**flow/design.v**
```verilog
module counter_1000(clk,rst,clkout,statechange);
input clk,rst;
output clkout;
output [1:0] statechange;
reg clkout;
reg [9:0] flag1;
reg [1:0] statechange;
always @(posedge clk) 
begin   
    if(rst)
        begin
            flag1<=0;
            clkout<=1'b1;
        end
	else if(flag1<500) 
		begin
			flag1<=flag1+1;
			clkout<=1'b1;
		end 
	else if(flag1<1000)
		begin
			flag1<=flag1+1;
			clkout<=1'b0;
        end
    else if(flag1==1000)
        begin
            flag1<=0;
            clkout<=1'b1;
		end
end
always @(posedge clk)
begin 
    if(rst)
        statechange <= 0;
    else if(flag1==1000)
    begin
        if(statechange<3)
            statechange <= statechange + 1;
        else
            statechange <= 0;
    end
end
endmodule
module TrigSignal(clk_1m,rst,trig);
input clk_1m,rst;
output trig;
reg trig;
reg [16:0]flag1;
always @(posedge clk_1m) 
begin   
    if(rst)
        begin
            flag1<=0;
            trig<=1'b0;
        end
	else if(flag1<15) 
		begin
			flag1<=flag1+1;
			trig<=1'b1;
		end 
	else if(flag1<100000)
		begin
			flag1<=flag1+1;
			trig<=1'b0;
        end
    else if(flag1==100000)
        begin
            flag1<=0;
            trig<=1'b0;
		end
end
endmodule 
module PosCounter(clk_1m,rst,echo,dis_count);
input clk_1m,rst,echo;
output [19:0] dis_count;
reg [19:0] dis_count;
reg [19:0] count;
reg [19:0] countfinal;
always@(posedge clk_1m)
begin 
    if(rst)
    begin
        dis_count <= 0;
        count <= 0;
        countfinal <= 0;
    end
    else if(echo == 1'b1)
    begin
        count <= count+1;
        countfinal <= count;
    end
    else 
    begin
        dis_count <= countfinal *120 >> 6;
        count <= 0;
    end
end 
endmodule  
module Showdigit(in,LED_activating_counter,out1,out2);
input [19:0] in;
input [1:0] LED_activating_counter;
output reg [6:0] out1;
output reg [3:0] out2;
reg [3:0] outnumber;
always @(*)
begin
    case(LED_activating_counter)
    2'b00: 
    begin
        out2 = 4'b0111; 
        outnumber = (in / 10000)%10; 
    end
    2'b01: 
    begin
        out2 = 4'b1011; 
        outnumber = (in / 1000)%10; 
    end
    2'b10: 
    begin
        out2 = 4'b1101; 
        outnumber = ((in / 100)%10); 
    end
    2'b11: 
    begin
        out2 = 4'b1110; 
        outnumber = ((in / 10)%10); 
    end
    default: begin out2 = 4'b1111; outnumber = 4'b0000; end
    endcase
end
always@(*)
begin
    case(outnumber)
    4'b0000: out1 = 7'b0000001;  
    4'b0001: out1 = 7'b1001111;  
    4'b0010: out1 = 7'b0010010;  
    4'b0011: out1 = 7'b0000110;  
    4'b0100: out1 = 7'b1001100;  
    4'b0101: out1 = 7'b0100100;  
    4'b0110: out1 = 7'b0100000;  
    4'b0111: out1 = 7'b0001111;  
    4'b1000: out1 = 7'b0000000;  
    4'b1001: out1 = 7'b0000100;  
    default: out1 = 7'b0000001;  
    endcase
end
endmodule  
module Top(clk, rst, Trig, Echo, distance, sel);
input clk, rst, Echo;
output Trig;
output [6:0] distance;
output [3:0] sel;
wire [19:0] dis;
wire [1:0] state;
wire clk_1k;
counter_1000 u3(.clk(clk), .rst(rst), .clkout(clk_1k), .statechange(state));
TrigSignal u1(.clk_1m(clk), .rst(rst), .trig(Trig));
PosCounter u2(.clk_1m(clk), .rst(rst), .echo(Echo), .dis_count(dis));
Showdigit u4(.in(dis),.LED_activating_counter(state),.out1(distance[6:0]),.out2(sel[3:0]));
endmodule  
```
**flow/run.sh**
```bash
#!/bin/bash
# the make line also repeats each setting of config.mk as NAME=value (left out here)
make -C /OpenROAD-flow-scripts/flow DESIGN_CONFIG=/design/flow/config.mk WORK_HOME=/design/flow/orfs CLKGATE_MAP_FILE= finish
```
**flow/config.mk**
```make
export PLATFORM = sky130hd
export DESIGN_NAME = Top
export DESIGN_NICKNAME = Top
export VERILOG_FILES = /design/flow/design.v
export SDC_FILE = /design/flow/constraint.sdc
export NUM_CORES = 4
export LEC_CHECK = 0
export CAP_MARGIN = 20
export CELL_PAD_IN_SITES_DETAIL_PLACEMENT = 1
export CORE_ASPECT_RATIO = 0.77
export CORE_MARGIN = 2
export CORE_UTILIZATION = 70
export CTS_CLUSTER_SIZE = 77
export GPL_TIMING_DRIVEN = 0
export MAX_ROUTING_LAYER = met5
export PLACE_DENSITY_LB_ADDON = 0.0
export SLEW_MARGIN = 10
```
**flow/constraint.sdc**
```tcl
create_clock -name core_clock -period 213.0 [get_ports {clk}]
set_input_delay 42.6000 -clock core_clock [delete_from_list [all_inputs] [get_ports {clk}]]
set_output_delay 42.6000 -clock core_clock [all_outputs]
set_load 0.01 [all_outputs]
```
==> reports/metrics.yaml, run 1 <==
yosys:
  top_cells_by_count: "nor2_1, nand2_1, ha_1, a21oi_1, nor3_1"
  yosysChipArea_um2: 27900
  ys_async_sr_fraction_pct: 0
  yosys.area_share.simple_pct: 28.5
  synth_stat.cells: 3991
  top_cell_area_share_pct: 13.2
  syn_area_per_cell_um2: 6.99
  top_area_cell: "ha_1"
  synth.distinct_cells: 128
  flop_cell: "dfxtp_1"
  seq_area_frac_synth_pct: 6.46
  synthTopCellsByArea: "ha_1, nor2_1, dfxtp_1"
  ys_top_logic_family: "AND-OR/OR-AND gates"
  syn-instance-count: 3991
  synth_area_um2: 27900
  yosys_warnings: 4
  enable_flop_cells: 0
  synth_top_cell_by_count: "nor2_1"
  synthAdderAreaFrac_pct: 16.1
  aoi_share_pct: 33.8
  yosys.area_share.xor_xnor_pct: 6.88
  ys_ff: 90
  mux_share_pct: 4.25
floorplan:
  coreArea_um2: 39500
  chipArea_um2: 41500
  io_pins: 15
  rows: 64
  fp_util_pct: 70.7
  die.size.x_um: 231
  fp.dieH_um: 179
status:
  stop_stage: "detailed placement (3_5_place_dp)"
  outcome: "did not finish"
  error: "[ERROR DPL-0033] detailed placement checks failed during check placement."
placement:
  io_buffers: 13
  place_congestion: 0.956
[metrics by stage]
stage | worst slack [ns] | instance area, um^2
2_1_floorplan | 89.54 | 27900
3_3_place_gp | 73.70 | 28700
==> inputs of run 2 (changes only) <==
Settings changed: ABC_AREA set to 1, CAP_MARGIN 20 to 10, CELL_PAD_IN_SITES_DETAIL_PLACEMENT 1 to not set, CORE_ASPECT_RATIO 0.77 to 0.85, CORE_UTILIZATION 70 to 72, CTS_CLUSTER_DIAMETER set to 272, CTS_CLUSTER_SIZE 77 to 15, GPL_ROUTABILITY_DRIVEN set to 0, GPL_TIMING_DRIVEN 0 to 1, PLACE_DENSITY_LB_ADDON 0.0 to 0.24, SETUP_SLACK_MARGIN set to -2.0, SLEW_MARGIN 10 to 20.
Clock period 213.0 ns to 163.0 ns, I/O delays scaled along.
==> run 2 against run 1 <==
  * The run now finishes clean
  * Die area rose by 11%
  * Area after synthesis rose by 15%
  * Synthesized cell count rose by 29%
==> reports/metrics.yaml, run 2 <==
status:
  outcome: "complete, no violations"  # was did not finish
routing:
  routedWlPerCell_um: 14.2
  drc: 0
  diodes: 0
  vias: 32700
  drtPass1Iterations: 8
  via_per_inst: 5.73
  wirelength_um: 81200
  antenna_left: 0
  drt_iter0_markers: 3070
clocking:
  cts-root-buf: "clkbuf_16"
  cts_tree: "done"
  cts_resized: 0
  cts_hold_buf: 0
  clockBufferDepth: 2
  h-tree-depth: 3
  clkLatencyLatePin_ns: 0.36
  numCtsBuffers: 9
  numClockSinks: 90
  post_cts_buffers: 0
  clk_pin_slew_ns: 0.06
worst_setup_path:
  crit_type: "reg2out"
  critPathMaxStageDelay_ns: 0.71
  startpoint: "u3.statechange[0]"
  ff2ff_path_depth: 36
  arrival_ns: 69.20
  rr_endpoint: "u2.dis_count[19]"
  crit_required_ns: 130.40
  crit_end: "distance[6]"
  start_kind: "flip-flop"
  end_kind: "output pin"
  worst-r2r-setup-slack_ns: 157.85
  cp_top_family: "simple AND/OR/NAND/NOR gates"
  rr_startpoint: "u2.countfinal[2]"
  crit_path_max_fanout: 53
  worst-path-stages: 450
  cp_common_cell: "nand2_1"
  path_buffers: 63
  crit_slowest_cell: "nor2_1"
job:
  max_cap_viol_count: 0
  tool_warnings: 42
yosys:
  synthAdderAreaFrac_pct: 13.8  # was 16.1%
  mux_share_pct: 0.0352  # was 4.25%
  seq_area_frac_synth_pct: 5.63  # was 6.46%
  syn_area_per_cell_um2: 6.20  # was 6.99 um^2
  synth_stat.cells: 5161  # was 3991
  yosys.area_share.simple_pct: 47.4  # was 28.5%
  ys_top_logic_family: "simple AND/OR/NAND/NOR gates"  # was AND-OR/OR-AND gates
  synth.distinct_cells: 93  # was 128
  enable_flop_cells: 0  # unchanged
  yosys.area_share.xor_xnor_pct: 7.23  # was 6.88%
  synth_area_um2: 32000  # was 27900 um^2
  syn-instance-count: 5161  # was 3991
  synthTopCellsByArea: "nand2_1, ha_1, inv_1"  # was ha_1, nor2_1, dfxtp_1
  top_cells_by_count: "nand2_1, inv_1, nor2_1, nand3_1, ha_1"  # was nor2_1, nand2_1, ha_1, a21oi_1, nor3_1
  synth_top_cell_by_count: "nand2_1"  # was nor2_1
  ys_ff: 90  # unchanged
  ys_async_sr_fraction_pct: 0  # unchanged
  yosysChipArea_um2: 32000  # was 27900 um^2
  flop_cell: "dfxtp_1"  # unchanged
  top_area_cell: "nand2_1"  # was ha_1
  yosys_warnings: 4  # unchanged
  top_cell_area_share_pct: 13.3  # was 13.2%
  aoi_share_pct: 13.2  # was 33.8%
hold_path:
  hold_depth: 1
  hold_path.class: "reg2reg"
  min_to: "u2.count[0]"
  hp-start: "u2.count[0]"
global_route:
  grt_pass1_vias: 29400
  grt_max_degree: 57
  grt-ovfl-total: 0
  antenna_found_initial: 1
  gr-usage-all-layers_pct: 34.7
  grt_pass1_wl_um: 136000
final_timing:
  clock_skew_ns: 0.0100
  setup_viol: 0
  rsz0062_at_grt: "no"
  fmax_mhz: 9.82
  post-route-period-util_pct: 62.5
  slew_viol_final: 0
  timing.final.crit_period_ns: 101.80
  worst_pin_slew_ns: 0.994
  fin_ws_ns: 61.20
  maxSlewHeadroom_pct: 33.5
  finalSetupTns_ns: 0
  hold_viol: 0
placement:
  dpl.hpwl_um: 66400
  io_buffers: 14  # was 13
  dp_slack_ns: 62.78
cells_and_area:
  seq_area_um2: 1800
  fin_nets: 5460
  fillerInstances: 3731
  area_delta_synth_final_pct: 1.81
  logic_area_um2: 26200
floorplan:
  die.size.x_um: 233  # was 231 um
  rows: 71  # was 64
  coreArea_um2: 44100  # was 39500 um^2
  fp.dieH_um: 198  # was 179 um
  chipArea_um2: 46200  # was 41500 um^2
  fp_util_pct: 72.6  # was 70.7%
  io_pins: 15  # unchanged
-- run 2: metal layers --
layer  track usage, %  vias up  wire length [um]
met2             55.5     1237             35300
met1             48.5    14700             37100
met4             7.62        2              1420
li1                 -    16600                 -
met3             6.08      156              7360
met5                0        -                13
-- run 2: cell type report --
type | count | share of cell area (%)
clock buffer | 12 | 0.787
clock inverter | 4 | 0.0806
inverter | 849 | 10.1
multi-input combinational | 4147 | 80.5
sequential | 90 | 5.53
tap | 584 | 2.24
timing repair buffer | 28 | 0.753
-- run 2: stage by stage --
step | instances | area, um^2 | utilization [%] | hold WS, ns
2_1_floorplan | 5172 | 32000 | - | 0.417
3_3_place_gp | 5698 | 32300 | 73.3 | 0.434
3_5_place_dp | 5698 | 32300 | 73.3 | 0.440
4_1_cts | 5714 | 32600 | 73.9 | 0.453
5_1_grt | 5714 | 32600 | 73.9 | 0.467
6_report | 5714 | 32600 | 73.9 | 0.454
==> inputs of run 3 (changes only) <==
Settings changed: ABC_AREA 1 to 0, CAP_MARGIN 10 to 5, CELL_PAD_IN_SITES_DETAIL_PLACEMENT set to 1, CORE_ASPECT_RATIO 0.85 to not set, CORE_MARGIN 2 to 6, CORE_UTILIZATION 72 to 71, CTS_CLUSTER_DIAMETER 272 to 319, CTS_CLUSTER_SIZE 15 to 35, GPL_ROUTABILITY_DRIVEN 0 to 1, GPL_TIMING_DRIVEN 1 to not set, MAX_ROUTING_LAYER met5 to not set, PLACE_DENSITY set to 0.54, PLACE_DENSITY_LB_ADDON 0.24 to not set, SETUP_SLACK_MARGIN -2.0 to not set, SLEW_MARGIN 20 to 5.
Clock period 163.0 ns to 301.0 ns, I/O delays scaled along.
==> run 3 against run 2 <==
  * The flow now stops in detailed placement (3_5_place_dp)
  * Area after synthesis decreased by 13%
  * Die area decreased by 4.3%
  * Synthesized cell count decreased by 23%
==> reports/metrics.yaml, run 3 <==
yosys:
  ys_ff: 90  # unchanged
  yosys.area_share.simple_pct: 28.5  # was 47.4%
  mux_share_pct: 4.25  # was 0.0352%
  synthAdderAreaFrac_pct: 16.1  # was 13.8%
  syn_area_per_cell_um2: 6.99  # was 6.20 um^2
  yosys_warnings: 4  # unchanged
  synthTopCellsByArea: "ha_1, nor2_1, dfxtp_1"  # was nand2_1, ha_1, inv_1
  flop_cell: "dfxtp_1"  # unchanged
  yosysChipArea_um2: 27900  # was 32000 um^2
  synth_stat.cells: 3991  # was 5161
  top_cells_by_count: "nor2_1, nand2_1, ha_1, a21oi_1, nor3_1"  # was nand2_1, inv_1, nor2_1, nand3_1, ha_1
  ys_async_sr_fraction_pct: 0  # unchanged
  top_area_cell: "ha_1"  # was nand2_1
  ys_top_logic_family: "AND-OR/OR-AND gates"  # was simple AND/OR/NAND/NOR gates
  top_cell_area_share_pct: 13.2  # was 13.3%
  synth.distinct_cells: 128  # was 93
  syn-instance-count: 3991  # was 5161
  synth_top_cell_by_count: "nor2_1"  # was nand2_1
  seq_area_frac_synth_pct: 6.46  # was 5.63%
  aoi_share_pct: 33.8  # was 13.2%
  enable_flop_cells: 0  # unchanged
  synth_area_um2: 27900  # was 32000 um^2
  yosys.area_share.xor_xnor_pct: 6.88  # was 7.23%
floorplan:
  die.size.x_um: 210  # was 233 um
  coreArea_um2: 38600  # was 44100 um^2
  fp.dieH_um: 210  # was 198 um
  chipArea_um2: 44200  # was 46200 um^2
  fp_util_pct: 72.2  # was 72.6%
  rows: 72  # was 71
  io_pins: 15  # unchanged
placement:
  io_buffers: 14  # unchanged
  place_congestion: 0.959
status:
  stop_stage: "detailed placement (3_5_place_dp)"
  error: "[ERROR DPL-0033] detailed placement checks failed during check placement."
  outcome: "did not finish"  # was complete, no violations
## run 3: stage by stage
step	setup WS [ns]	hold slack [ns]	area, um^2	std cells
after floorplan	159.94	0.425	27900	4002
after global placement	153.94	0.457	28300	4413
==> inputs of run 4 (changes only) <==
Settings changed: CAP_MARGIN 5 to 20, CORE_ASPECT_RATIO set to 0.51, CORE_MARGIN 6 to 2, CORE_UTILIZATION 71 to 40, CTS_CLUSTER_DIAMETER 319 to not set, CTS_CLUSTER_SIZE 35 to 78, GPL_ROUTABILITY_DRIVEN 1 to 0, GPL_TIMING_DRIVEN set to 0, HOLD_SLACK_MARGIN set to 0.28, MIN_ROUTING_LAYER set to met1, PLACE_DENSITY 0.54 to not set, SETUP_SLACK_MARGIN set to 5.0, SLEW_MARGIN 5 to 25.
Clock period 301.0 ns to 400.0 ns, I/O delays scaled along.
==> run 4 against run 3 <==
  * Now clean on timing, DRC and antenna
  * Synthesized cell count did not move
  * Die area rose by 63%
  * Area after synthesis did not move
==> reports/metrics.yaml, run 4 <==
global_route:
  grt_max_degree: 58
  met2_usage_pct: 35.4
  grt_pass1_wl_um: 166000
  use_met1_pct: 46.2
  grt-ovfl-total: 0
  antenna_found_initial: 0
  gr-usage-all-layers_pct: 28.0
  top_usage_layer: "met1"
  gr-usage-met3_pct: 7.32
  grt_pass1_vias: 30000
routing:
  antenna_left: 0
  drtPass1Iterations: 5
  routedWlPerCell_um: 21.1
  drt_iter0_markers: 3286
  via_per_inst: 6.49
  drc: 0
  wirelength_um: 105000
  vias: 32200
final_timing:
  hold_viol: 0
  clock_skew_ns: 0.0139
  slew_viol_final: 0
  maxSlewHeadroom_pct: 25.1
  timing.final.crit_period_ns: 186.84
  setup_viol: 0
  finalSetupTns_ns: 0
  worst_pin_slew_ns: 1.11
  rsz0062_at_grt: "no"
  fmax_mhz: 5.35
  post-route-period-util_pct: 46.7
floorplan:
  coreArea_um2: 69300  # was 38600 um^2
  die.size.x_um: 374  # was 210 um
  fp_util_pct: 40.2  # was 72.2%
  io_pins: 15  # unchanged
  fp.dieH_um: 193  # was 210 um
  rows: 69  # was 72
  chipArea_um2: 72000  # was 44200 um^2
worst_setup_path:
  critPathMaxStageDelay_ns: 0.91
  cp_common_cell: "o21a_1"
  crit_type: "reg2out"
  startpoint: "u3.statechange[0]"
  path_buffers: 55
  cp_top_family: "AND-OR/OR-AND gates"
  crit_required_ns: 320.00
  arrival_ns: 106.84
  crit_path_max_fanout: 26
  worst-r2r-setup-slack_ns: 394.19
  rr_endpoint: "u2.dis_count[19]"
  worst-path-stages: 411
  crit_end: "distance[2]"
  crit_slowest_cell: "a2111oi_1"
  rr_startpoint: "u2.countfinal[2]"
  end_kind: "output pin"
  start_kind: "flip-flop"
  ff2ff_path_depth: 27
yosys:
  mux_share_pct: 4.25  # unchanged
  top_area_cell: "ha_1"  # unchanged
  ys_async_sr_fraction_pct: 0  # unchanged
  syn_area_per_cell_um2: 6.99  # unchanged
  top_cell_area_share_pct: 13.2  # unchanged
  yosys.area_share.simple_pct: 28.5  # unchanged
  yosys_warnings: 4  # unchanged
  synth_stat.cells: 3991  # unchanged
  aoi_share_pct: 33.8  # unchanged
  seq_area_frac_synth_pct: 6.46  # unchanged
  synth.distinct_cells: 128  # unchanged
  top_cells_by_count: "nor2_1, nand2_1, ha_1, a21oi_1, nor3_1"  # unchanged
  synth_top_cell_by_count: "nor2_1"  # unchanged
  enable_flop_cells: 0  # unchanged
  ys_ff: 90  # unchanged
  ys_top_logic_family: "AND-OR/OR-AND gates"  # unchanged
  yosys.area_share.xor_xnor_pct: 6.88  # unchanged
  synthAdderAreaFrac_pct: 16.1  # unchanged
  synthTopCellsByArea: "ha_1, nor2_1, dfxtp_1"  # unchanged
  syn-instance-count: 3991  # unchanged
  synth_area_um2: 27900  # unchanged
  yosysChipArea_um2: 27900  # unchanged
  flop_cell: "dfxtp_1"  # unchanged
cells_and_area:
  area_delta_synth_final_pct: 6.46
  stdcell_area_um2: 29700
  fin_nets: 4369
  instances_no_fill: 4963
  fillerInstances: 8961
clocking:
  clk_pin_slew_ns: 0.07
  cts_resized: 0
  clkLatencyLatePin_ns: 0.36
  post_cts_buffers: 0
  numClockSinks: 90
  cts_tree: "done"
  cts_hold_buf: 0
  numCtsBuffers: 9
  h-tree-depth: 3
  clockBufferDepth: 2
  cts-root-buf: "clkbuf_16"
hold_path:
  hp-start: "u2.count[0]"
  hold_depth: 1
  min_to: "u2.count[0]"
  hold_path.class: "reg2reg"
placement:
  dpl.hpwl_um: 85800
  io_buffers: 13  # was 14
  post_dp_cell_area_um2: 29400
  dpl.cell_count: 4943
job:
  max_cap_viol_count: 0
  tool_warnings: 42
status:
  outcome: "complete, no violations"  # was did not finish
-- run 4: layer usage --
| layer | wire, um | part of all wire [%] |
|---|---|---|
| met4 | 683 | 0.65 |
| met2 | 36800 | 35 |
| met5 | 77 | 0.074 |
| met3 | 11500 | 11 |
| met1 | 55500 | 53 |
-- run 4: layout make-up --
| cell class | instances | area [um^2] | share of cell area (%) |
|---|---|---|---|
| clock inverter | 6 | 43.8 | 0.147 |
| antenna | 1 | 2.50 | 0.00843 |
| clock buffer | 10 | 229 | 0.771 |
| buffer | 146 | 616 | 2.07 |
| inverter | 139 | 522 | 1.76 |
| tap | 923 | 1150 | 3.89 |
| sequential | 90 | 1800 | 6.07 |
| timing repair buffer | 21 | 260 | 0.876 |
| multi-input combinational | 3627 | 25100 | 84.4 |
-- run 4: stage by stage --
stage | utilization (%) | hold WS [ns] | worst slack [ns]
after floorplan | - | 0.425 | 239.14
after global placement | 42.1 | 0.447 | 216.44
after detailed placement | 42.4 | 0.475 | 217.75
after CTS | 42.8 | 0.491 | 216.89
after global routing | 42.8 | 0.512 | 206.15
final | 42.8 | 0.488 | 213.16
==> inputs of run 5 (changes only) <==
Settings changed: ABC_AREA 0 to not set, CELL_PAD_IN_SITES_DETAIL_PLACEMENT 1 to not set, CORE_ASPECT_RATIO 0.51 to not set, CORE_UTILIZATION 40 to 21, CTS_CLUSTER_SIZE 78 to not set, GPL_ROUTABILITY_DRIVEN 0 to not set, GPL_TIMING_DRIVEN 0 to not set, HOLD_SLACK_MARGIN 0.28 to not set, MIN_ROUTING_LAYER met1 to not set, PLACE_DENSITY set to 0.6, SETUP_SLACK_MARGIN 5.0 to not set, SLEW_MARGIN 25 to 20.
Clock period 400.0 ns to 293.0 ns, I/O delays scaled along.
==> run 5 against run 4 <==
  * Flip-flop count unchanged
  * Clock skew up 0.00083 ns
  * Sequential share of layout area down 0.096 points
  * Still clean
  * Die area up 89%
  * Core utilization down 20 points
  * Count of clock-buffer cells in the layout unchanged
  * Final area up 1.6%
  * Synthesized cell count unchanged
  * Final cell count up 14%
  * Area after synthesis unchanged
==> reports/metrics.yaml, run 5 <==
routing:
  drtPass1Iterations: 6  # was 5
  vias: 29600  # was 32200
  diodes: 0  # was 1
  drc: 0  # unchanged
  wirelength_um: 80000  # was 105000 um
  drt_iter0_markers: 2225  # was 3286
  via_per_inst: 5.22  # was 6.49
  antenna_left: 0  # unchanged
  routedWlPerCell_um: 14.1  # was 21.1 um
cells_and_area:
  fin_util_pct: 22.9  # was 42.8%
  instances_no_fill: 5668  # was 4963
  fin_nets: 4243  # was 4369
  area_delta_synth_final_pct: 8.18  # was 6.46%
hold_path:
  hold_depth: 1  # unchanged
  hp-start: "u2.count[0]"  # unchanged
  min_to: "u2.count[0]"  # unchanged
  hold_path.class: "reg2reg"  # unchanged
yosys:
  synth_area_um2: 27900  # unchanged
  top_area_cell: "ha_1"  # unchanged
  top_cell_area_share_pct: 13.2  # unchanged
  synth_stat.cells: 3991  # unchanged
  syn-instance-count: 3991  # unchanged
  ys_async_sr_fraction_pct: 0  # unchanged
  yosysChipArea_um2: 27900  # unchanged
  synthTopCellsByArea: "ha_1, nor2_1, dfxtp_1"  # unchanged
  synthAdderAreaFrac_pct: 16.1  # unchanged
  yosys_warnings: 4  # unchanged
  aoi_share_pct: 33.8  # unchanged
  mux_share_pct: 4.25  # unchanged
  enable_flop_cells: 0  # unchanged
  yosys.area_share.xor_xnor_pct: 6.88  # unchanged
  synth.distinct_cells: 128  # unchanged
  yosys.area_share.simple_pct: 28.5  # unchanged
  syn_area_per_cell_um2: 6.99  # unchanged
  top_cells_by_count: "nor2_1, nand2_1, ha_1, a21oi_1, nor3_1"  # unchanged
  ys_top_logic_family: "AND-OR/OR-AND gates"  # unchanged
  ys_ff: 90  # unchanged
  seq_area_frac_synth_pct: 6.46  # unchanged
  flop_cell: "dfxtp_1"  # unchanged
  synth_top_cell_by_count: "nor2_1"  # unchanged
clocking:
  clockBufferDepth: 2  # unchanged
  h-tree-depth: 3  # unchanged
  post_cts_buffers: 0  # unchanged
  clk_pin_slew_ns: 0.08  # was 0.07 ns
  numCtsBuffers: 9  # unchanged
  cts-root-buf: "clkbuf_16"  # unchanged
  numClockSinks: 90  # unchanged
  clkLatencyLatePin_ns: 0.36  # about the same
  cts_tree: "done"  # unchanged
  cts_resized: 0  # unchanged
  cts_hold_buf: 0  # unchanged
global_route:
  antenna_found_initial: 1  # was 0
  grt_pass1_vias: 27400  # was 30000
  grt-ovfl-total: 0  # unchanged
  gr-usage-all-layers_pct: 11.3  # was 28.0%
  grt_pass1_wl_um: 134000  # was 166000 um
  grt_max_degree: 68  # was 58
worst_setup_path:
  cp_common_cell: "o21a_1"  # unchanged
  end_kind: "output pin"  # unchanged
  rr_endpoint: "u2.dis_count[19]"  # unchanged
  cp_top_family: "AND-OR/OR-AND gates"  # unchanged
  worst-path-stages: 376  # was 411
  rr_startpoint: "u2.countfinal[2]"  # unchanged
  startpoint: "u3.statechange[0]"  # unchanged
  worst-r2r-setup-slack_ns: 287.63  # was 394.19 ns
  critPathMaxStageDelay_ns: 0.91  # about the same
  crit_type: "reg2out"  # unchanged
  arrival_ns: 91.52  # was 106.84 ns
  start_kind: "flip-flop"  # unchanged
  crit_path_max_fanout: 26  # unchanged
  crit_slowest_cell: "nor2_1"  # was a2111oi_1
  crit_end: "distance[2]"  # unchanged
  crit_required_ns: 234.40  # was 320.00 ns
  path_buffers: 24  # was 55
  ff2ff_path_depth: 27  # unchanged
final_timing:
  finalSetupTns_ns: 0  # unchanged
  hold_viol: 0  # unchanged
  setup_viol: 0  # unchanged
  maxSlewHeadroom_pct: 27.3  # was 25.1%
  worst_pin_slew_ns: 1.09  # was 1.11 ns
  slew_viol_final: 0  # unchanged
  post-route-period-util_pct: 51.2  # was 46.7%
  fmax_mhz: 6.66
  timing.final.crit_period_ns: 150.12
  rsz0062_at_grt: "no"  # unchanged
  clock_skew_ns: 0.0148  # was 0.0139 ns
placement:
  place_congestion: 0.907
  io_buffers: 14  # was 13
  dpl.hpwl_um: 62900  # was 85800 um
  dpl.cell_count: 5652  # was 4943
floorplan:
  io_pins: 15  # unchanged
  chipArea_um2: 136000  # was 72000 um^2
  fp_util_pct: 21.2  # was 40.2%
  die.size.x_um: 368  # was 374 um
  rows: 133  # was 69
  fp.dieH_um: 368  # was 193 um
  coreArea_um2: 132000  # was 69300 um^2
status:
  outcome: "complete, no violations"  # unchanged
job:
  tool_warnings: 42  # unchanged
  max_cap_viol_count: 0  # unchanged
[run 5: through the flow]
stage | worst slack, ns | hold WS [ns] | instance area, um^2
CTS | 144.11 | 0.481 | 30200
global placement | 146.81 | 0.457 | 29900
finish | 142.88 | 0.470 | 30200
floorplan | 153.54 | 0.425 | 27900
detailed placement | 144.99 | 0.463 | 29900
global route | 134.18 | 0.514 | 30200
[run 5: area by class of cell]
| cell class | instances | area [um^2] |
|---|---|---|
| inverters | 139 | 523 |
| flip-flops and latches | 90 | 1800 |
| fillers | 14600 | 101000 |
| clock buffers | 10 | 239 |
| clock inverters | 6 | 57.6 |
| repair buffers | 41 | 333 |
| multi-input cells | 3627 | 25000 |
| well taps | 1755 | 2200 |
[run 5: layer usage]
layer  track usage, %  up-vias  share of wire [%]
met5                0        -              0.015
met2             19.6      633                 47
met3            0.803      121                3.7
li1                 -    14900                  -
met1             15.0    13900                 47
met4             3.09        2                2.1
==> inputs of run 6 (changes only) <==
Settings changed: ABC_AREA set to 1, CORE_UTILIZATION 21 to 66, CTS_CLUSTER_DIAMETER set to 277.
Clock period 293.0 ns to 826.0 ns, I/O delays scaled along.
==> run 6 against run 5 <==
  * Area after synthesis grew 15%
  * Wire length increased by 1.1%
  * Sequential share of layout area down 0.45 points
  * Core utilization rose by 45 points
  * Via count rose by 6.8%
  * First-iteration DRC count fell by 20%
  * Synthesized cell count rose by 29%
  * Count of clock-buffer cells in the layout down 1
  * Still clean on timing, DRC and antenna
  * Global-route usage is 21 points higher
  * Final area is 8.1% higher
==> reports/metrics.yaml, run 6 <==
floorplan:
  die.size.x_um: 224  # was 368 um
  coreArea_um2: 47800  # was 132000 um^2
  io_pins: 15  # unchanged
  chipArea_um2: 50300  # was 136000 um^2
  fp.dieH_um: 224  # was 368 um
  fp_util_pct: 66.9  # was 21.2%
  rows: 80  # was 133
yosys:
  yosys.area_share.xor_xnor_pct: 7.23  # was 6.88%
  synth_top_cell_by_count: "nand2_1"  # was nor2_1
  ys_async_sr_fraction_pct: 0  # unchanged
  aoi_share_pct: 13.2  # was 33.8%
  yosysChipArea_um2: 32000  # was 27900 um^2
  yosys_warnings: 4  # unchanged
  synthAdderAreaFrac_pct: 13.8  # was 16.1%
  ys_top_logic_family: "simple AND/OR/NAND/NOR gates"  # was AND-OR/OR-AND gates
  flop_cell: "dfxtp_1"  # unchanged
  syn_area_per_cell_um2: 6.20  # was 6.99 um^2
  top_area_cell: "nand2_1"  # was ha_1
  synth.distinct_cells: 93  # was 128
  synth_stat.cells: 5161  # was 3991
  ys_ff: 90  # unchanged
  seq_area_frac_synth_pct: 5.63  # was 6.46%
  mux_share_pct: 0.0352  # was 4.25%
  top_cell_area_share_pct: 13.3  # was 13.2%
  synthTopCellsByArea: "nand2_1, ha_1, inv_1"  # was ha_1, nor2_1, dfxtp_1
  enable_flop_cells: 0  # unchanged
  synth_area_um2: 32000  # was 27900 um^2
  top_cells_by_count: "nand2_1, inv_1, nor2_1, nand3_1, ha_1"  # was nor2_1, nand2_1, ha_1, a21oi_1, nor3_1
  yosys.area_share.simple_pct: 47.4  # was 28.5%
  syn-instance-count: 5161  # was 3991
final_timing:
  slew_viol_final: 0  # unchanged
  clock_skew_ns: 0.0152  # was 0.0148 ns
  rsz0062_at_grt: "no"  # unchanged
  timing.final.crit_period_ns: 234.18
  hold_viol: 0  # unchanged
  finalSetupTns_ns: 0  # unchanged
  setup_viol: 0  # unchanged
  maxSlewHeadroom_pct: 37.0  # was 27.3%
  fin_ws_ns: 591.82  # was 142.88 ns
  post-route-period-util_pct: 28.4  # was 51.2%
  worst_pin_slew_ns: 0.941  # was 1.09 ns
  fmax_mhz: 4.27
worst_setup_path:
  path_buffers: 64  # was 24
  ff2ff_path_depth: 36  # was 27
  arrival_ns: 68.98  # was 91.52 ns
  critPathMaxStageDelay_ns: 0.74  # was 0.91 ns
  crit_path_max_fanout: 27  # was 26
  end_kind: "output pin"  # unchanged
  cp_common_cell: "nand2_1"  # was o21a_1
  cp_top_family: "simple AND/OR/NAND/NOR gates"  # was AND-OR/OR-AND gates
  startpoint: "u3.statechange[0]"  # unchanged
  crit_slowest_cell: "nor2_1"  # unchanged
  crit_required_ns: 660.80  # was 234.40 ns
  rr_startpoint: "u2.countfinal[2]"  # unchanged
  crit_type: "reg2out"  # unchanged
  worst-path-stages: 452  # was 376
  rr_endpoint: "u2.dis_count[19]"  # unchanged
  worst-r2r-setup-slack_ns: 820.96  # was 287.63 ns
  crit_end: "distance[6]"  # was distance[2]
  start_kind: "flip-flop"  # unchanged
global_route:
  gr-usage-all-layers_pct: 32.0  # was 11.3%
  grt_pass1_wl_um: 136000  # was 134000 um
  grt_max_degree: 57  # was 68
  grt-ovfl-total: 0  # unchanged
  grt_pass1_vias: 29300  # was 27400
  antenna_found_initial: 0  # was 1
status:
  outcome: "complete, no violations"  # unchanged
cells_and_area:
  stdcell_area_um2: 32600  # was 30200 um^2
  fin_nets: 5457  # was 4243
  logic_area_um2: 26200  # was 25000 um^2
  area_delta_synth_final_pct: 1.91  # was 8.18%
  fillerInstances: 4478  # was 14600
  seq_area_um2: 1800  # unchanged
placement:
  place_congestion: 0.960  # was 0.907
  dp_slack_ns: 592.91  # was 144.99 ns
  post_dp_cell_area_um2: 32300  # was 29900 um^2
  dpl.hpwl_um: 66900  # was 62900 um
  io_buffers: 14  # unchanged
clocking:
  cts-root-buf: "clkbuf_16"  # unchanged
  clk_pin_slew_ns: 0.09  # was 0.08 ns
  clockBufferDepth: 2  # unchanged
  cts_hold_buf: 0  # unchanged
  cts_resized: 0  # unchanged
  clkLatencyLatePin_ns: 0.38  # was 0.36 ns
  numCtsBuffers: 9  # unchanged
  h-tree-depth: 3  # unchanged
  numClockSinks: 90  # unchanged
  post_cts_buffers: 0  # unchanged
  cts_tree: "done"  # unchanged
job:
  max_cap_viol_count: 0  # unchanged
  tool_warnings: 44  # was 42
routing:
  drtPass1Iterations: 5  # was 6
  drc: 0  # unchanged
  routedWlPerCell_um: 14.1  # about the same
  vias: 31600  # was 29600
  antenna_left: 0  # unchanged
  via_per_inst: 5.50  # was 5.22
  wirelength_um: 80900  # was 80000 um
  diodes: 0  # unchanged
  drt_iter0_markers: 1784  # was 2225
hold_path:
  min_to: "u2.dis_count[0]"  # was u2.count[0]
  hold_path.class: "reg2reg"  # unchanged
  hp-start: "u2.dis_count[0]"  # was u2.count[0]
  hold_depth: 2  # was 1
==> run 6: metal layers <==
metal / routed length (um) / GRT usage [%] / vias up
met2: 39800 / 59.0 / 639
met3: 2830 / 2.11 / 143
met4: 2300 / 10.4 / 0
met1: 36000 / 39.4 / 14200
li1: - / - / 16600
met5: 0 / 0 / -
==> run 6: stage by stage <==
stage                     hold WS (ns)  std cells  utilization, %
final                            0.462       5742            68.2
after global routing             0.483       5742            68.2
after CTS                        0.463       5742            68.2
after detailed placement         0.449       5726            67.5
after global placement           0.436       5726            67.5
after floorplan                  0.417       5172               -
==> run 6: layout make-up <==
class                           count  area share, %
Multi-Input combinational cell   4147           80.4
Inverter                          849           10.1
Sequential cell                    90           5.52
Tap cell                          615           2.36
Clock buffer                        9          0.691
Timing Repair Buffer               25          0.683
Clock inverter                      7          0.234
==> inputs of run 7 (changes only) <==
Settings changed: CAP_MARGIN 20 to 5, CELL_PAD_IN_SITES_DETAIL_PLACEMENT set to 2, CORE_ASPECT_RATIO set to 0.71, CORE_MARGIN 2 to 8, CORE_UTILIZATION 66 to 59, CTS_CLUSTER_DIAMETER 277 to not set, GPL_ROUTABILITY_DRIVEN set to 1, GPL_TIMING_DRIVEN set to 1, MAX_ROUTING_LAYER set to met5, PLACE_DENSITY 0.6 to 0.48.
Clock period 826.0 ns to 255.0 ns, I/O delays scaled along.
==> run 7 against run 6 <==
  * The run now fails in detailed placement (3_5_place_dp)
  * Synthesized cell count did not move
  * Die area grew 23%
  * Area after synthesis did not move
==> reports/metrics.yaml, run 7 <==
yosys:
  yosys_warnings: 4  # unchanged
  synth.distinct_cells: 93  # unchanged
  ys_top_logic_family: "simple AND/OR/NAND/NOR gates"  # unchanged
  aoi_share_pct: 13.2  # unchanged
  synth_stat.cells: 5161  # unchanged
  yosys.area_share.simple_pct: 47.4  # unchanged
  yosys.area_share.xor_xnor_pct: 7.23  # unchanged
  top_cells_by_count: "nand2_1, inv_1, nor2_1, nand3_1, ha_1"  # unchanged
  ys_ff: 90  # unchanged
  synthAdderAreaFrac_pct: 13.8  # unchanged
  synth_top_cell_by_count: "nand2_1"  # unchanged
  syn-instance-count: 5161  # unchanged
  top_cell_area_share_pct: 13.3  # unchanged
  enable_flop_cells: 0  # unchanged
  synthTopCellsByArea: "nand2_1, ha_1, inv_1"  # unchanged
  seq_area_frac_synth_pct: 5.63  # unchanged
  top_area_cell: "nand2_1"  # unchanged
  ys_async_sr_fraction_pct: 0  # unchanged
  synth_area_um2: 32000  # unchanged
  mux_share_pct: 0.0352  # unchanged
  yosysChipArea_um2: 32000  # unchanged
  syn_area_per_cell_um2: 6.20  # unchanged
  flop_cell: "dfxtp_1"  # unchanged
floorplan:
  coreArea_um2: 54100  # was 47800 um^2
  fp.dieH_um: 212  # was 224 um
  fp_util_pct: 59.2  # was 66.9%
  die.size.x_um: 292  # was 224 um
  chipArea_um2: 62100  # was 50300 um^2
  rows: 72  # was 80
  io_pins: 15  # unchanged
placement:
  io_buffers: 14  # unchanged
  place_congestion: 0.975  # was 0.960
status:
  outcome: "did not finish"  # was complete, no violations
  stop_stage: "detailed placement (3_5_place_dp)"
  error: "[ERROR DPL-0033] detailed placement checks failed during check placement."
==> run 7: stage by stage <==
step / hold slack, ns / setup slack [ns] / std cells / area (um^2)
2_1_floorplan: 0.417 / 141.86 / 5172 / 32000
3_3_place_gp: 0.431 / 138.32 / 5818 / 32500
==> inputs of run 8 (changes only) <==
Settings changed: ABC_AREA 1 to not set, CAP_MARGIN 5 to 20, CELL_PAD_IN_SITES_DETAIL_PLACEMENT 2 to not set, CORE_ASPECT_RATIO 0.71 to 0.5, CORE_MARGIN 8 to 2, CORE_UTILIZATION 59 to 40, CTS_CLUSTER_DIAMETER set to 396, CTS_CLUSTER_SIZE set to 93, GPL_ROUTABILITY_DRIVEN 1 to not set, GPL_TIMING_DRIVEN 1 to not set, MAX_ROUTING_LAYER met5 to not set, PLACE_DENSITY 0.48 to not set, PLACE_DENSITY_LB_ADDON set to 0.06, TNS_END_PERCENT set to 25.
Clock period 255.0 ns to 1000.0 ns, I/O delays scaled along.
==> run 8 against run 7 <==
  * Now clean on timing, DRC and antenna
  * Die area rose by 16%
  * Synthesized cell count fell by 23%
  * Area after synthesis fell by 13%
==> reports/metrics.yaml, run 8 <==
status:
  outcome: "complete, no violations"  # was did not finish
yosys:
  syn_area_per_cell_um2: 6.99  # was 6.20 um^2
  ys_ff: 90  # unchanged
  yosys.area_share.xor_xnor_pct: 6.88  # was 7.23%
  ys_top_logic_family: "AND-OR/OR-AND gates"  # was simple AND/OR/NAND/NOR gates
  mux_share_pct: 4.25  # was 0.0352%
  enable_flop_cells: 0  # unchanged
  ys_async_sr_fraction_pct: 0  # unchanged
  aoi_share_pct: 33.8  # was 13.2%
  top_cells_by_count: "nor2_1, nand2_1, ha_1, a21oi_1, nor3_1"  # was nand2_1, inv_1, nor2_1, nand3_1, ha_1
  yosysChipArea_um2: 27900  # was 32000 um^2
  top_area_cell: "ha_1"  # was nand2_1
  syn-instance-count: 3991  # was 5161
  seq_area_frac_synth_pct: 6.46  # was 5.63%
  yosys_warnings: 4  # unchanged
  flop_cell: "dfxtp_1"  # unchanged
  synth_top_cell_by_count: "nor2_1"  # was nand2_1
  synth_area_um2: 27900  # was 32000 um^2
  top_cell_area_share_pct: 13.2  # was 13.3%
  yosys.area_share.simple_pct: 28.5  # was 47.4%
  synth_stat.cells: 3991  # was 5161
  synth.distinct_cells: 128  # was 93
  synthAdderAreaFrac_pct: 16.1  # was 13.8%
  synthTopCellsByArea: "ha_1, nor2_1, dfxtp_1"  # was nand2_1, ha_1, inv_1
hold_path:
  hold_path.class: "reg2reg"
  min_to: "u2.count[0]"
  hold_depth: 1
  hp-start: "u2.count[0]"
clocking:
  cts-root-buf: "clkbuf_16"
  cts_tree: "done"
  clk_pin_slew_ns: 0.07
  h-tree-depth: 3
  cts_resized: 0
  numClockSinks: 90
  clkLatencyLatePin_ns: 0.35
  post_cts_buffers: 0
  clockBufferDepth: 2
  cts_hold_buf: 0
  numCtsBuffers: 9
final_timing:
  slew_viol_final: 0
  timing.final.crit_period_ns: 292.21
  fmax_mhz: 3.42
  setup_viol: 0
  worst_pin_slew_ns: 1.06
  whs_ns: 0.461
  post-route-period-util_pct: 29.2
  finalSetupTns_ns: 0
  clock_skew_ns: 0.00962
  hold_viol: 0
  rsz0062_at_grt: "no"
  maxSlewHeadroom_pct: 29.0
worst_setup_path:
  start_kind: "flip-flop"
  crit_path_max_fanout: 26
  ff2ff_path_depth: 27
  worst-path-stages: 373
  startpoint: "u3.statechange[0]"
  crit_required_ns: 800.00
  critPathMaxStageDelay_ns: 0.87
  crit_slowest_cell: "or4_1"
  crit_type: "reg2out"
  rr_startpoint: "u2.countfinal[1]"
  cp_top_family: "AND-OR/OR-AND gates"
  crit_end: "distance[2]"
  worst-r2r-setup-slack_ns: 994.59
  arrival_ns: 92.21
  cp_common_cell: "o21a_1"
  rr_endpoint: "u2.dis_count[19]"
  end_kind: "output pin"
  path_buffers: 22
floorplan:
  coreArea_um2: 69000  # was 54100 um^2
  fp.dieH_um: 191  # was 212 um
  fp_util_pct: 40.4  # was 59.2%
  die.size.x_um: 377  # was 292 um
  chipArea_um2: 72000  # was 62100 um^2
  rows: 68  # was 72
  io_pins: 15  # unchanged
cells_and_area:
  area_delta_synth_final_pct: 4.78
  fillerInstances: 7274
  seq_area_um2: 1800
  logic_area_um2: 25000
  fin_nets: 4249
routing:
  antenna_left: 0
  drt_iter0_markers: 1803
  diodes: 0
  drc: 0
  via_per_inst: 5.98
  wirelength_um: 82200
  vias: 29100
  drtPass1Iterations: 5
  routedWlPerCell_um: 16.9
global_route:
  antenna_found_initial: 0
  grt_pass1_wl_um: 136000
  grt-ovfl-total: 0
  gr-usage-all-layers_pct: 22.1
  grt_max_degree: 68
  grt_pass1_vias: 26400
placement:
  dpl.hpwl_um: 65600
  io_buffers: 14  # unchanged
  place_congestion: 0.842  # was 0.975
job:
  tool_warnings: 42
  max_cap_viol_count: 0
==> run 8: per-stage QoR <==
stage	util [%]	setup slack [ns]	instance area [um^2]	std cells
final	42.4	707.79	29200	4864
after floorplan	-	719.14	27900	4002
after global placement	41.9	711.18	28900	4846
after global routing	42.4	698.97	29200	4864
after detailed placement	41.9	708.97	28900	4846
after CTS	42.3	708.20	29200	4862
==> run 8: final cells by class <==
cell class | count | area share [%]
well taps | 945 | 4.05
flip-flops and latches | 90 | 6.16
clock buffers | 10 | 0.783
clock inverters | 6 | 0.308
multi-input cells | 3627 | 85.6
repair buffers | 47 | 1.28
inverters | 139 | 1.79
==> run 8: per-layer routing <==
metal	global-route usage [%]	part of all wire (%)	vias up
met4	2.58	0.74	0
met5	0	0	-
met1	32.2	52	13600
met3	1.14	2.5	53
met2	36.9	44	471
li1	-	-	14900
==> inputs of run 9 (changes only) <==
Settings changed: CORE_ASPECT_RATIO 0.5 to not set, CORE_UTILIZATION 40 to 61, CTS_CLUSTER_DIAMETER 396 to not set, CTS_CLUSTER_SIZE 93 to not set, PLACE_DENSITY_LB_ADDON 0.06 to not set, TNS_END_PERCENT 25 to not set.
Clock period 1000.0 ns to 296.0 ns, I/O delays scaled along.
==> run 9 against run 8 <==
  * Flip-flop count unchanged
  * Setup slack got worse by 570 ns
  * Still clean on timing, DRC and antenna
  * Area after synthesis is the same
  * Sequential share of layout area rose by 0.099 points
  * Hold slack better by 0.0048 ns
  * Register-to-register slack worse by 700 ns
  * Count of clock-buffer cells in the layout increased by 1
==> reports/metrics.yaml, run 9 <==
status:
  outcome: "complete, no violations"  # unchanged
yosys:
  ys_top_logic_family: "AND-OR/OR-AND gates"  # unchanged
  enable_flop_cells: 0  # unchanged
  flop_cell: "dfxtp_1"  # unchanged
  top_area_cell: "ha_1"  # unchanged
  yosys_warnings: 4  # unchanged
  yosysChipArea_um2: 27900  # unchanged
  synth_area_um2: 27900  # unchanged
  yosys.area_share.xor_xnor_pct: 6.88  # unchanged
  synthAdderAreaFrac_pct: 16.1  # unchanged
  seq_area_frac_synth_pct: 6.46  # unchanged
  ys_ff: 90  # unchanged
  top_cells_by_count: "nor2_1, nand2_1, ha_1, a21oi_1, nor3_1"  # unchanged
  syn_area_per_cell_um2: 6.99  # unchanged
  synth_stat.cells: 3991  # unchanged
  synthTopCellsByArea: "ha_1, nor2_1, dfxtp_1"  # unchanged
  yosys.area_share.simple_pct: 28.5  # unchanged
  synth.distinct_cells: 128  # unchanged
  mux_share_pct: 4.25  # unchanged
  top_cell_area_share_pct: 13.2  # unchanged
  aoi_share_pct: 33.8  # unchanged
  synth_top_cell_by_count: "nor2_1"  # unchanged
  ys_async_sr_fraction_pct: 0  # unchanged
  syn-instance-count: 3991  # unchanged
worst_setup_path:
  path_buffers: 25  # was 22
  ff2ff_path_depth: 27  # unchanged
  cp_top_family: "AND-OR/OR-AND gates"  # unchanged
  worst-path-stages: 376  # was 373
  rr_startpoint: "u2.countfinal[2]"  # was u2.countfinal[1]
  critPathMaxStageDelay_ns: 0.87  # about the same
  crit_required_ns: 236.80  # was 800.00 ns
  startpoint: "u3.statechange[0]"  # unchanged
  arrival_ns: 94.22  # was 92.21 ns
  start_kind: "flip-flop"  # unchanged
  cp_common_cell: "o21a_1"  # unchanged
  crit_end: "distance[2]"  # unchanged
  worst-r2r-setup-slack_ns: 290.54  # was 994.59 ns
  rr_endpoint: "u2.dis_count[19]"  # unchanged
  end_kind: "output pin"  # unchanged
  crit_path_max_fanout: 44  # was 26
  crit_slowest_cell: "or4_1"  # unchanged
  crit_type: "reg2out"  # unchanged
clocking:
  cts_hold_buf: 0  # unchanged
  numClockSinks: 90  # unchanged
  h-tree-depth: 3  # unchanged
  cts_resized: 0  # unchanged
  post_cts_buffers: 0  # unchanged
  clockBufferDepth: 2  # unchanged
  numCtsBuffers: 9  # unchanged
  clk_pin_slew_ns: 0.07  # about the same
  cts-root-buf: "clkbuf_16"  # unchanged
  clkLatencyLatePin_ns: 0.34  # was 0.35 ns
  cts_tree: "done"  # unchanged
final_timing:
  timing.final.crit_period_ns: 153.42
  hold_viol: 0  # unchanged
  clock_skew_ns: 0.00933  # was 0.00962 ns
  setup_viol: 0  # unchanged
  fmax_mhz: 6.52
  worst_pin_slew_ns: 1.07  # was 1.06 ns
  finalSetupTns_ns: 0  # unchanged
  fin_ws_ns: 142.58  # was 707.79 ns
  slew_viol_final: 0  # unchanged
  rsz0062_at_grt: "no"  # unchanged
  maxSlewHeadroom_pct: 28.7  # was 29.0%
  post-route-period-util_pct: 51.8  # was 29.2%
global_route:
  grt-ovfl-total: 0  # unchanged
  antenna_found_initial: 0  # unchanged
  grt_pass1_wl_um: 137000  # was 136000 um
  grt_max_degree: 68  # unchanged
  gr-usage-all-layers_pct: 33.4  # was 22.1%
  grt_pass1_vias: 28900  # was 26400
routing:
  drc: 0  # unchanged
  drt_iter0_markers: 2615  # was 1803
  antenna_left: 0  # unchanged
  drtPass1Iterations: 6  # was 5
  vias: 30600  # was 29100
  wirelength_um: 81700  # was 82200 um
  diodes: 0  # unchanged
  routedWlPerCell_um: 18.1  # was 16.9 um
  via_per_inst: 6.79  # was 5.98
floorplan:
  io_pins: 15  # unchanged
  coreArea_um2: 45300  # was 69000 um^2
  die.size.x_um: 218  # was 377 um
  chipArea_um2: 47500  # was 72000 um^2
  fp.dieH_um: 218  # was 191 um
  rows: 78  # was 68
  fp_util_pct: 61.6  # was 40.4%
hold_path:
  min_to: "u2.count[0]"  # unchanged
  hold_path.class: "reg2reg"  # unchanged
  hold_depth: 1  # unchanged
  hp-start: "u2.count[0]"  # unchanged
job:
  max_cap_viol_count: 0  # unchanged
  tool_warnings: 44  # was 42
placement:
  dpl.hpwl_um: 63600  # was 65600 um
  dp_slack_ns: 145.17  # was 708.97 ns
  io_buffers: 14  # unchanged
  place_congestion: 0.951  # was 0.842
cells_and_area:
  fin_nets: 4245  # was 4249
  area_delta_synth_final_pct: 3.12  # was 4.78%
[run 9: through the flow]
stage	util [%]	area, um^2	instances	hold WS [ns]
detailed placement	62.8	28400	4498	0.460
CTS	63.5	28700	4514	0.475
floorplan	-	27900	4002	0.425
global placement	62.8	28400	4498	0.452
finish	63.5	28800	4515	0.466
global route	63.5	28800	4515	0.504
[run 9: routing by layer]
| metal | GRT usage (%) | part of all wire [%] | vias to the layer above |
|---|---|---|---|
| met5 | 0 | 0 | - |
| met4 | 9.05 | 2.2 | 0 |
| met3 | 2.04 | 5.6 | 171 |
| met2 | 57.8 | 47 | 1114 |
| met1 | 44.8 | 46 | 14400 |
| li1 | - | - | 14900 |
[run 9: layout make-up]
class | count | area (um^2)
flip-flops and latches | 90 | 1800
inverters | 139 | 523
repair buffers | 43 | 345
clock buffers | 11 | 243
well taps | 600 | 751
fillers | 4114 | 16500
multi-input cells | 3627 | 25000
clock inverters | 5 | 62.6
==> inputs of run 10 (changes only) <==
Settings changed: ABC_AREA set to 1, CAP_MARGIN 20 to 10, CORE_ASPECT_RATIO set to 1.82, CORE_UTILIZATION 61 to 72, CTS_CLUSTER_DIAMETER set to 185, CTS_CLUSTER_SIZE set to 93, GPL_ROUTABILITY_DRIVEN set to 0, GPL_TIMING_DRIVEN set to 1, HOLD_SLACK_MARGIN set to 0.3, MAX_ROUTING_LAYER set to met5, PLACE_DENSITY_LB_ADDON set to 0.24, SLEW_MARGIN 20 to 40.
Clock period 296.0 ns to 163.0 ns, I/O delays scaled along.
==> run 10 against run 9 <==
  * Via count rose by 7.7%
  * Sequential share of layout area down 0.74 points
  * Global-route usage grew 2.6 points
  * Clock skew up 0.0034 ns
  * First-iteration DRC count fell by 31%
  * Area after synthesis grew 15%
  * Core utilization increased by 10 points
  * Hold slack got worse by 0.011 ns
  * Non-clock buffer count is 15 lower
  * Synthesized cell count increased by 29%
  * Wire length is 3.0% higher
  * Critical path type unchanged
  * Critical endpoint is now distance[6]
  * Largest cell class unchanged
==> reports/metrics.yaml, run 10 <==
status:
  outcome: "complete, no violations"  # unchanged
worst_setup_path:
  worst-path-stages: 445  # was 376
  path_buffers: 63  # was 25
  crit_path_max_fanout: 35  # was 44
  crit_required_ns: 130.40  # was 236.80 ns
  cp_common_cell: "nand2_1"  # was o21a_1
  end_kind: "output pin"  # unchanged
  arrival_ns: 67.97  # was 94.22 ns
  rr_endpoint: "u2.dis_count[19]"  # unchanged
  startpoint: "u3.statechange[0]"  # unchanged
  rr_startpoint: "u2.countfinal[2]"  # unchanged
  ff2ff_path_depth: 36  # was 27
  start_kind: "flip-flop"  # unchanged
  crit_slowest_cell: "nand3_2"  # was or4_1
  crit_end: "distance[6]"  # was distance[2]
  critPathMaxStageDelay_ns: 0.60  # was 0.87 ns
  worst-r2r-setup-slack_ns: 157.91  # was 290.54 ns
  crit_type: "reg2out"  # unchanged
  cp_top_family: "simple AND/OR/NAND/NOR gates"  # was AND-OR/OR-AND gates
yosys:
  yosys.area_share.xor_xnor_pct: 7.23  # was 6.88%
  ys_top_logic_family: "simple AND/OR/NAND/NOR gates"  # was AND-OR/OR-AND gates
  syn-instance-count: 5161  # was 3991
  yosys_warnings: 4  # unchanged
  yosysChipArea_um2: 32000  # was 27900 um^2
  flop_cell: "dfxtp_1"  # unchanged
  syn_area_per_cell_um2: 6.20  # was 6.99 um^2
  synth_stat.cells: 5161  # was 3991
  top_cell_area_share_pct: 13.3  # was 13.2%
  yosys.area_share.simple_pct: 47.4  # was 28.5%
  ys_async_sr_fraction_pct: 0  # unchanged
  ys_ff: 90  # unchanged
  mux_share_pct: 0.0352  # was 4.25%
  aoi_share_pct: 13.2  # was 33.8%
  synthTopCellsByArea: "nand2_1, ha_1, inv_1"  # was ha_1, nor2_1, dfxtp_1
  top_cells_by_count: "nand2_1, inv_1, nor2_1, nand3_1, ha_1"  # was nor2_1, nand2_1, ha_1, a21oi_1, nor3_1
  seq_area_frac_synth_pct: 5.63  # was 6.46%
  synth_top_cell_by_count: "nand2_1"  # was nor2_1
  top_area_cell: "nand2_1"  # was ha_1
  enable_flop_cells: 0  # unchanged
  synthAdderAreaFrac_pct: 13.8  # was 16.1%
  synth_area_um2: 32000  # was 27900 um^2
  synth.distinct_cells: 93  # was 128
final_timing:
  whs_ns: 0.455  # was 0.466 ns
  post-route-period-util_pct: 61.7  # was 51.8%
  maxSlewHeadroom_pct: 47.5  # was 28.7%
  worst_pin_slew_ns: 0.787  # was 1.07 ns
  clock_skew_ns: 0.0127  # was 0.00933 ns
  hold_viol: 0  # unchanged
  timing.final.crit_period_ns: 100.57
  finalSetupTns_ns: 0  # unchanged
  fmax_mhz: 9.94
  rsz0062_at_grt: "no"  # unchanged
  slew_viol_final: 0  # unchanged
  setup_viol: 0  # unchanged
job:
  tool_warnings: 42  # was 44
  max_cap_viol_count: 0  # unchanged
placement:
  post_dp_cell_area_um2: 32300  # was 28400 um^2
  dpl.cell_count: 5697  # was 4498
  io_buffers: 14  # unchanged
  dpl.hpwl_um: 68700  # was 63600 um
cells_and_area:
  fillerInstances: 3841  # was 4114
  logic_area_um2: 26200  # was 25000 um^2
  seq_area_um2: 1800  # unchanged
  instances_no_fill: 5713  # was 4515
  stdcell_area_um2: 32600  # was 28800 um^2
  area_delta_synth_final_pct: 1.88  # was 3.12%
  fin_util_pct: 73.9  # was 63.5%
  fin_nets: 5460  # was 4245
clocking:
  clk_pin_slew_ns: 0.07  # about the same
  numCtsBuffers: 9  # unchanged
  cts-root-buf: "clkbuf_16"  # unchanged
  cts_hold_buf: 0  # unchanged
  h-tree-depth: 3  # unchanged
  clockBufferDepth: 2  # unchanged
  clkLatencyLatePin_ns: 0.35  # was 0.34 ns
  post_cts_buffers: 0  # unchanged
  cts_resized: 0  # unchanged
  numClockSinks: 90  # unchanged
  cts_tree: "done"  # unchanged
routing:
  vias: 33000  # was 30600
  via_per_inst: 5.78  # was 6.79
  drc: 0  # unchanged
  drtPass1Iterations: 7  # was 6
  wirelength_um: 84100  # was 81700 um
  routedWlPerCell_um: 14.7  # was 18.1 um
  drt_iter0_markers: 1795  # was 2615
  antenna_left: 0  # unchanged
  diodes: 0  # unchanged
floorplan:
  chipArea_um2: 46200  # was 47500 um^2
  rows: 104  # was 78
  io_pins: 15  # unchanged
  fp.dieH_um: 288  # was 218 um
  fp_util_pct: 72.5  # was 61.6%
  coreArea_um2: 44100  # was 45300 um^2
  die.size.x_um: 160  # was 218 um
global_route:
  antenna_found_initial: 0  # unchanged
  grt_pass1_vias: 32300  # was 28900
  grt-ovfl-total: 0  # unchanged
  grt_pass1_wl_um: 141000  # was 137000 um
  gr-usage-all-layers_pct: 36.0  # was 33.4%
  grt_max_degree: 49  # was 68
hold_path:
  hold_depth: 2  # was 1
  hp-start: "u2.dis_count[0]"  # was u2.count[0]
  min_to: "u2.dis_count[0]"  # was u2.count[0]
  hold_path.class: "reg2reg"  # unchanged
run 10: final cells by class:
| cell class | count | share of cell area (%) |
|---|---|---|
| clock buffer | 11 | 0.745 |
| clock inverter | 5 | 0.192 |
| inverter | 849 | 10.1 |
| multi-input combinational | 4147 | 80.4 |
| sequential | 90 | 5.53 |
| tap | 583 | 2.24 |
| timing repair buffer | 28 | 0.752 |
run 10: through the flow:
stage | worst slack (ns)
finish | 62.43
floorplan | 68.25
CTS | 62.73
global route | 55.40
detailed placement | 63.19
global placement | 65.88
run 10: layer usage:
layer  vias up  wire (um)  global-route usage [%]
met5         -          0                       0
met4         0       6760                    27.2
met3       461       2980                    4.45
met2       917      44700                    70.5
met1     15000      29800                    33.6
li1      16600          -                       -
